==> flow/design.v (excerpt) <==
module reservation_station #(
    parameter int  RS_DEPTH   = 8
)(
    input  logic      clk_i,
    input  logic      rst_i,
    input  logic      recover_i,
    input  logic      disp_valid_i,
    output logic      disp_ready_o,
    input  logic [RS_ENTRY_W-1:0] disp_entry_i,    
    output logic      issue_valid_o,
    input  logic      issue_ready_i,
    output logic [RS_ENTRY_W-1:0] issue_entry_o,   
    input  logic       cdb_valid_i,
    input  logic [6:0] cdb_tag_i
);
    logic [RS_ENTRY_W-1:0] entries [RS_DEPTH];      
    rs_entry_t rd_tmp;                  
    rs_entry_t nx_tmp;                  
    logic [RS_ENTRY_W-1:0] entries_n [RS_DEPTH];
    logic [RS_DEPTH-1:0] valid_vec;
    logic [RS_DEPTH-1:0] ready_vec;
    always_comb begin
        for (int i = 0; i < RS_DEPTH; i++) begin
            rd_tmp       = entries[i];
            valid_vec[i] = rd_tmp.valid;
  ...
Size in the first run: ~420 I/O pins, roughly 85,000 µm² of cells after synthesis.
export LEC_CHECK = 0
export CAP_MARGIN = 20
export CORE_MARGIN = 2
export CORE_UTILIZATION = 72
export CTS_CLUSTER_SIZE = 40
export SETUP_SLACK_MARGIN = -0.48
export SLEW_MARGIN = 20
create_clock -name core_clock -period 7.21 [get_ports {clk_i}]
run.sh (not shown) runs the stock make flow with config.mk's settings and CLKGATE_MAP_FILE=.
Then changed:
CTS_CLUSTER_DIAMETER = 393   (was not set)
CTS_CLUSTER_SIZE = 14   (was 40)
HOLD_SLACK_MARGIN = -0.04   (was not set)
SETUP_SLACK_MARGIN = 0.33   (was -0.48)
clock period = 3.3 ns   (was 7.21 ns; I/O delays follow)
=> Clock power is higher by 65%; setup slack is worse by 1700 ps; first-iteration DRC count is lower by 5.6%; total power is higher by 94%; worst hold slack is worse by 300 ps.

========
Setup of the baseline:
reservation_station again, from the RTL that the note above started with.
Settings: LEC_CHECK=0, CAP_MARGIN=10, CELL_PAD_IN_SITES_DETAIL_PLACEMENT=2, CELL_PAD_IN_SITES_GLOBAL_PLACEMENT=0, CORE_ASPECT_RATIO=1.0, CORE_MARGIN=7, CORE_UTILIZATION=59, CTS_CLUSTER_DIAMETER=77, CTS_CLUSTER_SIZE=82, GPL_ROUTABILITY_DRIVEN=0, GPL_TIMING_DRIVEN=1, MAX_ROUTING_LAYER=met4, SETUP_SLACK_MARGIN=-0.13, SLEW_MARGIN=20, TNS_END_PERCENT=15; clock period 9.45 ns.
The baseline: it failed with a tool error in detailed placement (3_5_place_dp), so there are no final results.
### the baseline -> the candidate
==> flow/config.mk <==
export PLATFORM = sky130hd
export DESIGN_NAME = reservation_station
export DESIGN_NICKNAME = reservation_station
export VERILOG_FILES = /design/flow/design.v
export SDC_FILE = /design/flow/constraint.sdc
export NUM_CORES = 4
export LEC_CHECK = 0
export CAP_MARGIN = 20
export CORE_MARGIN = 2
export CORE_UTILIZATION = 72
export CTS_CLUSTER_SIZE = 24
export HOLD_SLACK_MARGIN = 0.3
export SETUP_SLACK_MARGIN = 0.49
export SLEW_MARGIN = 20
==> flow/constraint.sdc <==
create_clock -name core_clock -period 3.28 [get_ports {clk_i}]
set_input_delay 0.6560 -clock core_clock [delete_from_list [all_inputs] [get_ports {clk_i}]]
set_output_delay 0.6560 -clock core_clock [all_outputs]
set_load 0.01 [all_outputs]
==> comparison <==
- The candidate: done, clean on timing, DRC and antenna
- Going from the baseline to the candidate, cell total in the yosys stat output has remained practically unchanged, die size decreased 34,000 um2, initial core utilization rose 13 points, synthesized area divided by synthesized cell count neither gained nor lost much, share of flip-flops with an asynchronous set or reset ~0 delta.
- In the metrics for the candidate and the baseline, the one carrying the higher die width is the baseline.
- Going from the baseline to the candidate, synthesized area comparable, y dimension of the die now smaller, fraction of the yosys area taken by sequential cells comparable, number of rows created at floorplan now smaller.

========
== run 1 ==
Starting RTL as in the previous note.
export LEC_CHECK = 0
export CAP_MARGIN = 20
export CELL_PAD_IN_SITES_DETAIL_PLACEMENT = 0
export CELL_PAD_IN_SITES_GLOBAL_PLACEMENT = 1
export CORE_MARGIN = 2
export CORE_UTILIZATION = 40
export CTS_CLUSTER_DIAMETER = 167
export GPL_TIMING_DRIVEN = 0
export HOLD_SLACK_MARGIN = 0.09
export SETUP_SLACK_MARGIN = 0.88
export SLEW_MARGIN = 20
create_clock -name core_clock -period 4.02 [get_ports {clk_i}]
Input changes introduced in run 2 (baseline for comparison: run 1):
==> flow/config.mk <==
export PLATFORM = sky130hd
export DESIGN_NAME = reservation_station
export DESIGN_NICKNAME = reservation_station
export VERILOG_FILES = /design/flow/design.v
export SDC_FILE = /design/flow/constraint.sdc
export NUM_CORES = 4
export LEC_CHECK = 0
export CAP_MARGIN = 20
export CORE_MARGIN = 4
export CORE_UTILIZATION = 35
export PLACE_DENSITY = 0.55
export SETUP_SLACK_MARGIN = 1.07
export SLEW_MARGIN = 20
==> flow/constraint.sdc <==
create_clock -name core_clock -period 5.9 [get_ports {clk_i}]
set_input_delay 1.1800 -clock core_clock [delete_from_list [all_inputs] [get_ports {clk_i}]]
set_output_delay 1.1800 -clock core_clock [all_outputs]
set_load 0.01 [all_outputs]
### Flow results
From run 1 to run 2 the numbers moved as follows: wire length of the first global-routing pass now smaller; combinational cell fraction of total power now smaller; routed wire length now smaller; total setup buffers inserted after CTS now smaller.
Run 2 reports a lower routing usage on met2 than run 1 does.
Of run 2 and run 1, the higher sequential share of layout area belongs to run 2.
Compare run 2 and run 1 | switching share of power lower: run 2
Net switching power on run 2 is ahead of run 1.
When run 2 is set beside run 1, its worst-case setup margin in the final layout turns out to be 0.54 ns larger.
Run 2: total inserted antenna cells 8.3% below run 1
Inputs modified between run 2 and run 3:
-- flow/config.mk --
<<< run 2, line 9
export CORE_MARGIN = 4
export CORE_UTILIZATION = 35
export PLACE_DENSITY = 0.55
export SETUP_SLACK_MARGIN = 1.07
export SLEW_MARGIN = 20
>>> run 3, line 9
export CORE_MARGIN = 4
export CORE_UTILIZATION = 61
export PLACE_DENSITY = 0.55
export SETUP_SLACK_MARGIN = 0.78
export SLEW_MARGIN = 20
==> flow/constraint.sdc <==
create_clock -name core_clock -period 4.49 [get_ports {clk_i}]
set_input_delay 0.8980 -clock core_clock [delete_from_list [all_inputs] [get_ports {clk_i}]]
set_output_delay 0.8980 -clock core_clock [all_outputs]
set_load 0.01 [all_outputs]
## What came out
The final layouts of run 2 and run 3 pass the timing, design-rule and antenna checks.
STATUS cell-internal power: run 3 loses against run 2
Run 2 → run 3: met2 wire length dropped about 12%; number of cells in the finished layout apart from fillers down 9.7%; combinational cell fraction of total power now larger.
Final hold slack delta (run 3 − run 2): unfavourable
[run 3] sum of buffers and inverters on the critical path fell 1 relative to run 2
In the metrics for run 2 and run 3, the one carrying the lower sequential logic power is run 2.
Side by side, total routing usage reported by global routing turned out higher in run 3 than in run 2.
For run 4, these inputs were changed with respect to run 3:
-- flow/config.mk --
<<< run 3, line 9
export CORE_MARGIN = 4
export CORE_UTILIZATION = 61
export PLACE_DENSITY = 0.55
export SETUP_SLACK_MARGIN = 0.78
export SLEW_MARGIN = 20
>>> run 4, line 9
export CORE_MARGIN = 4
export CORE_UTILIZATION = 35
export PLACE_DENSITY = 0.55
export SLEW_MARGIN = 20
==> flow/constraint.sdc <==
create_clock -name core_clock -period 5.9 [get_ports {clk_i}]
set_input_delay 1.1800 -clock core_clock [delete_from_list [all_inputs] [get_ports {clk_i}]]
set_output_delay 1.1800 -clock core_clock [all_outputs]
set_load 0.01 [all_outputs]
--- outcome ---
Worst hold margin delta (run 4 − run 3): favourable. Run 4 against run 3; filler cell count in the final layout is up by more than 100%. Count of clock buffers in the final design up 3.4% in run 4 wrt run 3. Total design power was lower in the run labelled run 4. Compared to run 3, run 4 has number of iterations in the first detailed-routing pass 2 lower. Relative to run 3, worst setup slack has gone up in run 4. Run 3 was routed with more vias than run 4.

========
P:
Starting RTL as in the previous note.
clock: 5.9 ns
lec_check: 0
cap_margin: 20
core_margin: 4
core_utilization: 36
place_density: 0.55
slew_margin: 20
Setup changes, P to Q
- setting SETUP_SLACK_MARGIN to 1.79 for the first time
- changing CORE_MARGIN from 4 to 2
- changing CORE_UTILIZATION from 36 to 57
- removing PLACE_DENSITY (formerly 0.55)
- changing the clock period (ns, I/O delays scaled along) from 5.9 to 7.21
Findings:
- Note that the power recorded for Q amounts to 0.78 times the value seen in P.
- Q vs P — total wirelength of the detailed-routed design dropped 8.6%.
- Q has layout overhead on the synthesized area below what P had.
The following lists how R was set up differently from Q:
- CTS_CLUSTER_SIZE now 14, previously not set
- SETUP_SLACK_MARGIN now 0.49, was 1.79
- CORE_UTILIZATION now 72, was 57
- CTS_CLUSTER_DIAMETER now 396, previously not set
- the clock period (ns, I/O delays scaled along) now 3.3, was 7.21
[summary]
R: flow completed, timing, DRC and antenna clean. Total power of R is higher than that of Q. As far as count of endpoints failing setup in the final report goes, R and Q are indistinguishable; the numbers are identical. In the reports for R and Q, the smaller count of inserted tapcells belongs to R.
#### Input delta (S over R)
- SETUP_SLACK_MARGIN: 0.49 -> unset
- CORE_MARGIN: 2 -> 4
- CORE_ASPECT_RATIO: unset -> 1.77
- CTS_CLUSTER_DIAMETER: 396 -> unset
- CORE_UTILIZATION: 72 -> 60
- PLACE_DENSITY: unset -> 0.55
- CTS_CLUSTER_SIZE: 14 -> unset
- GPL_TIMING_DRIVEN: unset -> 0
- ABC_AREA: unset -> 1
- MAX_ROUTING_LAYER: unset -> met5
- HOLD_SLACK_MARGIN: unset -> 0.25
- the clock period (ns, I/O delays scaled along): 3.3 -> 10.0
Results
[compare] base=R new=S: utilization fell 11 points; total wirelength of the detailed-routed design fell 4.3%; final period utilization fell 34 points; post-synthesis cell count from yosys fell about 4%; aggregate global-route resource usage fell 9.5 points.
S gives more area of the die than R did.
Between R and S, xor and xnor fraction of the mapped netlist area is lower for S, R comes in above that.
Changes observed in S relative to R: setup slack of the critical path after layout climbed 3.95 ns, area used by multi-input combinational logic fell 25%.
Compared with R, S shows a sequential fraction of design power that is 5.7 points lower.
Going from R to S, synthesis area per yosys shrinks by about 4%.
The inputs of T differ from those of S as listed below.
- MAX_ROUTING_LAYER: met5 -> unset
- HOLD_SLACK_MARGIN: 0.25 -> unset
- GPL_TIMING_DRIVEN: 0 -> unset
- CORE_ASPECT_RATIO: 1.77 -> unset
- CORE_UTILIZATION: 60 -> 35
- ABC_AREA: 1 -> unset
T finished every stage and its layout cleared the timing, design-rule and antenna checks.
T against S; area figure in the yosys stat output is up by a few percent.
Summary of T over S: global-route wire length before repair went up about 15%; clock period minus final worst setup slack +0.049 ns.
Power figures rest on the tool's default switching activity, not on a simulated workload.
